==> flow/design.v <==
module alu_design #(parameter W = 8)(
    input clk, rst, mode, ce, cin,
    input [1:0] inp_valid,
    input [7:0] opa, opb,
    input [3:0] cmd,
    output reg err, ov, cout, g, l, e,
    output reg [15:0] res
);
parameter INV_INP = 2'b00, OPA_VALID = 2'b01, OPB_VALID = 2'b10, OPA_AND_OPB_VALID = 2'b11;
reg [7:0] opa_p, opb_p;
reg [3:0] cmd_p;
reg [1:0] valid_p;
reg mode_p, cin_p;
reg [15:0] res_p;
reg cout_p, ov_p, g_p, l_p, e_p, err_p;
always @(posedge clk or posedge rst) begin
    if (rst) begin
        opa_p <= 0;
        opb_p <= 0;
        cmd_p <= 0;
        valid_p <= 0;
        cin_p <= 0;
        mode_p <= 0;
    end else if (ce) begin
        opa_p <= opa;
        opb_p <= opb;
        cmd_p <= cmd;
        valid_p <= inp_valid;
        cin_p <= cin;
        mode_p <= mode;
    end
end
always @(*) begin
    res_p = 0;
    err_p = 0;
    cout_p = 0;
    ov_p = 0;
    g_p = 0;
    l_p = 0;
    e_p = 0;
    if (ce) begin
        if (mode_p == 1) begin
            case (valid_p)
                INV_INP: begin
                    res_p = 0;
                    err_p = 1;
                end
                OPA_VALID: begin
                    case (cmd_p)
                        4'b0100: begin
                            res_p = opa_p + 1;
                            cout_p = res_p[8];
                        end
                        4'b0101: begin
                            res_p = opa_p - 1;
                            ov_p = res_p[8];
                        end
                        default: err_p = 1;
                    endcase
                end
                OPB_VALID: begin
                    case (cmd_p)
                        4'b0110: begin
                            res_p = opb_p + 1;
                            cout_p = res_p[8];
                        end
                        4'b0111: begin
                            res_p = opb_p - 1;
                            ov_p = res_p[8];
                        end
                        default: err_p = 1;
                    endcase
                end
                OPA_AND_OPB_VALID: begin
                    case (cmd_p)
                        4'b0000: begin
                            res_p = opa_p + opb_p;
                            cout_p = res_p[8];
                        end
                        4'b0001: begin
                            res_p = opa_p - opb_p;
                            ov_p = res_p[8];
                        end
                        4'b0010: begin
                            res_p = opa_p + opb_p + cin_p;
                            cout_p = res_p[8];
                        end
                        4'b0011: begin
                            res_p = opa_p - opb_p - cin_p;
                            ov_p = res_p[8];
                        end
                        4'b1000: begin
                            g_p = (opa_p > opb_p);
                            l_p = (opa_p < opb_p);
                            e_p = (opa_p == opb_p);
                        end
                        4'b1001: begin
                            res_p = (opa_p + 1) * (opb_p + 1);
                        end
                        4'b1010: begin
                            res_p = (opa_p << 1) * opb_p;
                        end
                        4'b1011: begin
                            res_p = $signed(opa_p) + $signed(opb_p);
                            ov_p = (($signed(opa_p) > 0) && ($signed(opb_p) > 0) && ($signed(res_p[7:0]) < 0)) ||
                                   (($signed(opa_p) < 0) && ($signed(opb_p) < 0) && ($signed(res_p[7:0]) > 0));
                        end
                        4'b1100: begin
                            res_p = $signed(opa_p) - $signed(opb_p);
                            ov_p = (($signed(opa_p) > 0) && ($signed(opb_p) < 0) && ($signed(res_p[7:0]) < 0)) ||
                                   (($signed(opa_p) < 0) && ($signed(opb_p) > 0) && ($signed(res_p[7:0]) > 0));
                        end
                        default: err_p = 1;
                    endcase
                end
                default: err_p = 1;
            endcase
        end else begin
            case (valid_p)
                INV_INP: begin
                    res_p = 0;
                    err_p = 1;
                end
                OPA_VALID: begin
                    case (cmd_p)
                        4'b0110: res_p = ~opa_p;
                        4'b1000: res_p = opa_p >> 1;
                        4'b1001: res_p = opa_p << 1;
                        default: err_p = 1;
                    endcase
                end
                OPB_VALID: begin
                    case (cmd_p)
                        4'b0111: res_p = ~opb_p;
                        4'b1010: res_p = opb_p >> 1;
                        4'b1011: res_p = opb_p << 1;
                        default: err_p = 1;
                    endcase
                end
                OPA_AND_OPB_VALID: begin
                    case (cmd_p)
                        4'b0000: res_p = opa_p & opb_p;
                        4'b0010: res_p = opa_p | opb_p;
                        4'b0001: res_p = ~(opa_p & opb_p);
                        4'b0011: res_p = ~(opa_p | opb_p);
                        4'b0100: res_p = opa_p ^ opb_p;
                        4'b0101: res_p = ~(opa_p ^ opb_p);
                        4'b1100: begin
                            if (|opb_p[7:4]) err_p = 1;
                            else res_p = (opa_p << opb_p[2:0]) | (opa_p >> (8 - opb_p[2:0]));
                        end
                        4'b1101: begin
                            if (|opb_p[7:4]) err_p = 1;
                            else res_p = (opa_p >> opb_p[2:0]) | (opa_p << (8 - opb_p[2:0]));
                        end
                        default: err_p = 1;
                    endcase
                end
                default: err_p = 1;
            endcase
        end
    end
end
always @(posedge clk or posedge rst) begin
    if (rst) begin
        res <= 0;
        cout <= 0;
        ov <= 0;
        g <= 0;
        l <= 0;
        e <= 0;
        err <= 0;
    end else if (ce) begin
        res <= res_p;
        cout <= cout_p;
        ov <= ov_p;
        g <= g_p;
        l <= l_p;
        e <= e_p;
        err <= err_p;
    end
end
endmodule
Settings: LEC_CHECK=0, CAP_MARGIN=10, CELL_PAD_IN_SITES_DETAIL_PLACEMENT=0, CORE_ASPECT_RATIO=0.53, CORE_MARGIN=2, CORE_UTILIZATION=56, CTS_CLUSTER_DIAMETER=29, CTS_CLUSTER_SIZE=80, GPL_TIMING_DRIVEN=1, HOLD_SLACK_MARGIN=0.05, MAX_ROUTING_LAYER=met4, MIN_ROUTING_LAYER=met2, PLACE_DENSITY=0.46, SETUP_SLACK_MARGIN=1.56, SLEW_MARGIN=15, TNS_END_PERCENT=60; clock period 5.45 ns.
run.sh (not shown) runs the stock make flow with config.mk's settings and CLKGATE_MAP_FILE=.
The starting point stopped in global routing on GRT-0116.
Next try:
CAP_MARGIN = 30   (was 10)
CELL_PAD_IN_SITES_DETAIL_PLACEMENT = not set   (was 0)
CORE_ASPECT_RATIO = not set   (was 0.53)
CORE_UTILIZATION = 68   (was 56)
CTS_CLUSTER_DIAMETER = 28   (was 29)
CTS_CLUSTER_SIZE = not set   (was 80)
GPL_TIMING_DRIVEN = not set   (was 1)
HOLD_SLACK_MARGIN = not set   (was 0.05)
MAX_ROUTING_LAYER = not set   (was met4)
MIN_ROUTING_LAYER = not set   (was met2)
PLACE_DENSITY = not set   (was 0.46)
SETUP_SLACK_MARGIN = -0.45   (was 1.56)
SLEW_MARGIN = 20   (was 15)
TNS_END_PERCENT = not set   (was 60)
clock period = 4.77 ns   (was 5.45 ns; I/O delays follow)
This time the run completed and failed the layout checks on negative setup slack.
Synthesized cell count stays the same.
Area after synthesis does not change.
Die area falls by 17%.
Next try:
CAP_MARGIN = 0   (was 30)
CORE_UTILIZATION = 72   (was 68)
CTS_CLUSTER_DIAMETER = 105   (was 28)
PLACE_DENSITY = 0.67   (was not set)
SETUP_SLACK_MARGIN = -0.42   (was -0.45)
clock period = 5.83 ns   (was 4.77 ns; I/O delays follow)
=> The changed run ran to the end with violations: negative setup slack; routed wire length falls by about a fifth; synthesized cell count is unchanged; total power falls by well over a third; critical path depth stays the same; global-route usage falls by 2.9 points; clock skew stays flat; clock power falls by about a fifth.

== run 1 ==
Starts from the design.v that is shown in full above.
Settings: LEC_CHECK=0, CAP_MARGIN=0, CELL_PAD_IN_SITES_DETAIL_PLACEMENT=2, CORE_MARGIN=2, CORE_UTILIZATION=40, CTS_CLUSTER_DIAMETER=238, CTS_CLUSTER_SIZE=86, PLACE_DENSITY_LB_ADDON=0.09, SLEW_MARGIN=20; clock period 7.0 ns.
Run 1 ended with every stage complete and zero timing, DRC or antenna violations.
Input changes introduced in run 2 (baseline for comparison: run 1):
- clearing PLACE_DENSITY_LB_ADDON, which used to be 0.09
- putting GPL_TIMING_DRIVEN at 0 where nothing was set
- swapping 86 for 26 in CTS_CLUSTER_SIZE
- swapping 0 for 20 in CAP_MARGIN
- swapping 238 for 395 in CTS_CLUSTER_DIAMETER
- putting CORE_ASPECT_RATIO at 1.71 where nothing was set
- putting CELL_PAD_IN_SITES_GLOBAL_PLACEMENT at 3 where nothing was set
- clearing CELL_PAD_IN_SITES_DETAIL_PLACEMENT, which used to be 2
- swapping 2 for 4 in CORE_MARGIN
--- outcome ---
- Taking run 1 as the reference, in run 2 maximum ir drop on the vdd rail climbed 0.00010 V; power attributed to the clock group went up by 13%; switching share of power lost 1.7 points.
- Run 2 has less setup slack than run 1.
- Result for run 2 and run 1: all clean
#### Input delta (run 3 over run 2)
- CTS_CLUSTER_SIZE changed from 26 to 89
- GPL_TIMING_DRIVEN removed (was 0)
- CTS_CLUSTER_DIAMETER changed from 395 to 311
- TNS_END_PERCENT newly set to 15
- CELL_PAD_IN_SITES_GLOBAL_PLACEMENT removed (was 3)
- SETUP_SLACK_MARGIN newly set to 0.19
- CORE_ASPECT_RATIO removed (was 1.71)
- CORE_UTILIZATION changed from 40 to 56
- CORE_MARGIN changed from 4 to 6
- PLACE_DENSITY newly set to 0.79
==> comparison <==
Run 3 closes out successfully: all stages finished, all timing, DRC and antenna checks passed.
Run 3 vs run 2: mean routed wirelength per cell down
Against run 2, run 3 reports a area of the die that is lower.
Setup slack of the critical path after layout: run 3 > run 2
What run 4 does differently from run 3 at the input level:
- a change of CTS_CLUSTER_SIZE from 89 to 26
- a change of CTS_CLUSTER_DIAMETER from 311 to 395
- a change of CORE_UTILIZATION from 56 to 40
- a deleted TNS_END_PERCENT that had been 15
- a deleted PLACE_DENSITY that had been 0.79
- a deleted SETUP_SLACK_MARGIN that had been 0.19
- a change of CORE_MARGIN from 6 to 4
## What came out
Summary — half-perimeter wire length after detailed placement, run 4 relative to run 3: higher, by about 4%.
Comparing run 4 and run 3, the higher clock network fraction of design power is on run 3.
Detailed-route vias per instance, run 4 and run 3: lower on run 4
Status: pin count of the biggest net entering global routing parity (run 3, run 4)
In run 4, the worst setup slack before clock tree synthesis came out 0.15 ns below the value in run 3.
Final critical-path share of the clock period was lower in run 3 than in run 4.
The lower cell area reported after detailed placement of run 4 and run 3 is in run 3.
Relative to run 3, number of vias in the routed layout has gone down in run 4.
The global-route usage over all layers reported for run 4 is smaller than that of run 3 by 7.0 points.

Setup of P:
Starts from the design.v that is shown in full above.
Settings: LEC_CHECK=0, CAP_MARGIN=20, CORE_ASPECT_RATIO=0.5, CORE_MARGIN=6, CORE_UTILIZATION=56, CTS_CLUSTER_DIAMETER=311, CTS_CLUSTER_SIZE=89, PLACE_DENSITY=0.4, SETUP_SLACK_MARGIN=-0.41, SLEW_MARGIN=20, TNS_END_PERCENT=15; clock period 7.0 ns.
diff inputs: P => Q
- removing SETUP_SLACK_MARGIN (formerly -0.41)
- changing CORE_MARGIN from 6 to 2
- removing CORE_ASPECT_RATIO (formerly 0.5)
- removing PLACE_DENSITY (formerly 0.4)
- removing CTS_CLUSTER_SIZE (formerly 89)
- changing CTS_CLUSTER_DIAMETER from 311 to 28
- changing CORE_UTILIZATION from 56 to 68
- removing TNS_END_PERCENT (formerly 15)
- changing the clock period (ns, I/O delays scaled along) from 7.0 to 5.56
| Q | all stages done | FAIL | negative setup slack |. From P to Q the numbers moved as follows: number of cells on the worst reg-to-reg path went down by 1; aggregate routed wire length went down by about 6%. Signed area change from the synthesized netlist to the final layout was lower in the run labelled P. Compared with P, Q ends up with more cell area. Comparing Q and P, the lower minimum clock period was measured on Q. In Q, sum of net half-perimeters after detailed placement is lower than in P. Fraction of power consumed by combinational cells (lower): P. Setup slack: Q less than P. Compared to P, Q has post-layout period usage of the worst path 8.6 points higher.
Edits applied to the flow inputs when going from Q to R:
- putting CTS_CLUSTER_SIZE at 99 where nothing was set
- putting CORE_ASPECT_RATIO at 0.5 where nothing was set
- swapping 28 for 391 in CTS_CLUSTER_DIAMETER
- swapping 68 for 72 in CORE_UTILIZATION
- putting ABC_AREA at 1 where nothing was set
- swapping 5.56 for 2.15 in the clock period (ns, I/O delays scaled along)
Looking at floorplan net count across R and Q, the one that comes out higher is R. Area inside the core boundary was lower in R than in Q. Tally of buffers added on design ports came out exactly the same in R and Q. Status: R FAILED at detailed placement (tool error). Synthesized cell count of R exceeds that of Q by more than 10%. R and Q ended up with roughly the same sequential cell area fraction in the yosys report. Q has a higher post-synthesis chip area from yosys than R. Q -> R: total standard cell area after synthesis decreased slightly. On die size, Q loses to R. Largest non-sequential cell family by area = adder cells: Q; largest non-sequential cell family by area = simple AND/OR/NAND/NOR gates: R. Pre-placement core utilization was lower in Q than in R. Chip width of R exceeds that of Q by more than a quarter. On R: site row count is about 33% lower than what Q gave.
[inputs] S vs R
- swapping 99 for 10 in CTS_CLUSTER_SIZE
- clearing CTS_CLUSTER_DIAMETER, which used to be 391
- putting TNS_END_PERCENT at 5 where nothing was set
- clearing CORE_ASPECT_RATIO, which used to be 0.5
- putting HOLD_SLACK_MARGIN at 0.28 where nothing was set
- swapping 20 for 0 in CAP_MARGIN
- swapping 2.15 for 3.81 in the clock period (ns, I/O delays scaled along)
Findings:
S: it failed with a tool error in global routing, so there are no final results. S -> R: post-synthesis xor/xnor area fraction delta 0, exact match. Comparing R with S, the chip area line of the yosys report came out essentially unchanged. Number of buffers added on ports delta (R -> S): insignificant. Going from R to S, simple-gate share of the synthesized area roughly the same, die outline height higher, synthesized cell count roughly the same, core utilization before placement lower. R → S: die area saw a decrease, area inside the core boundary up 2.6%.
Power and IR drop assume default switching activity.
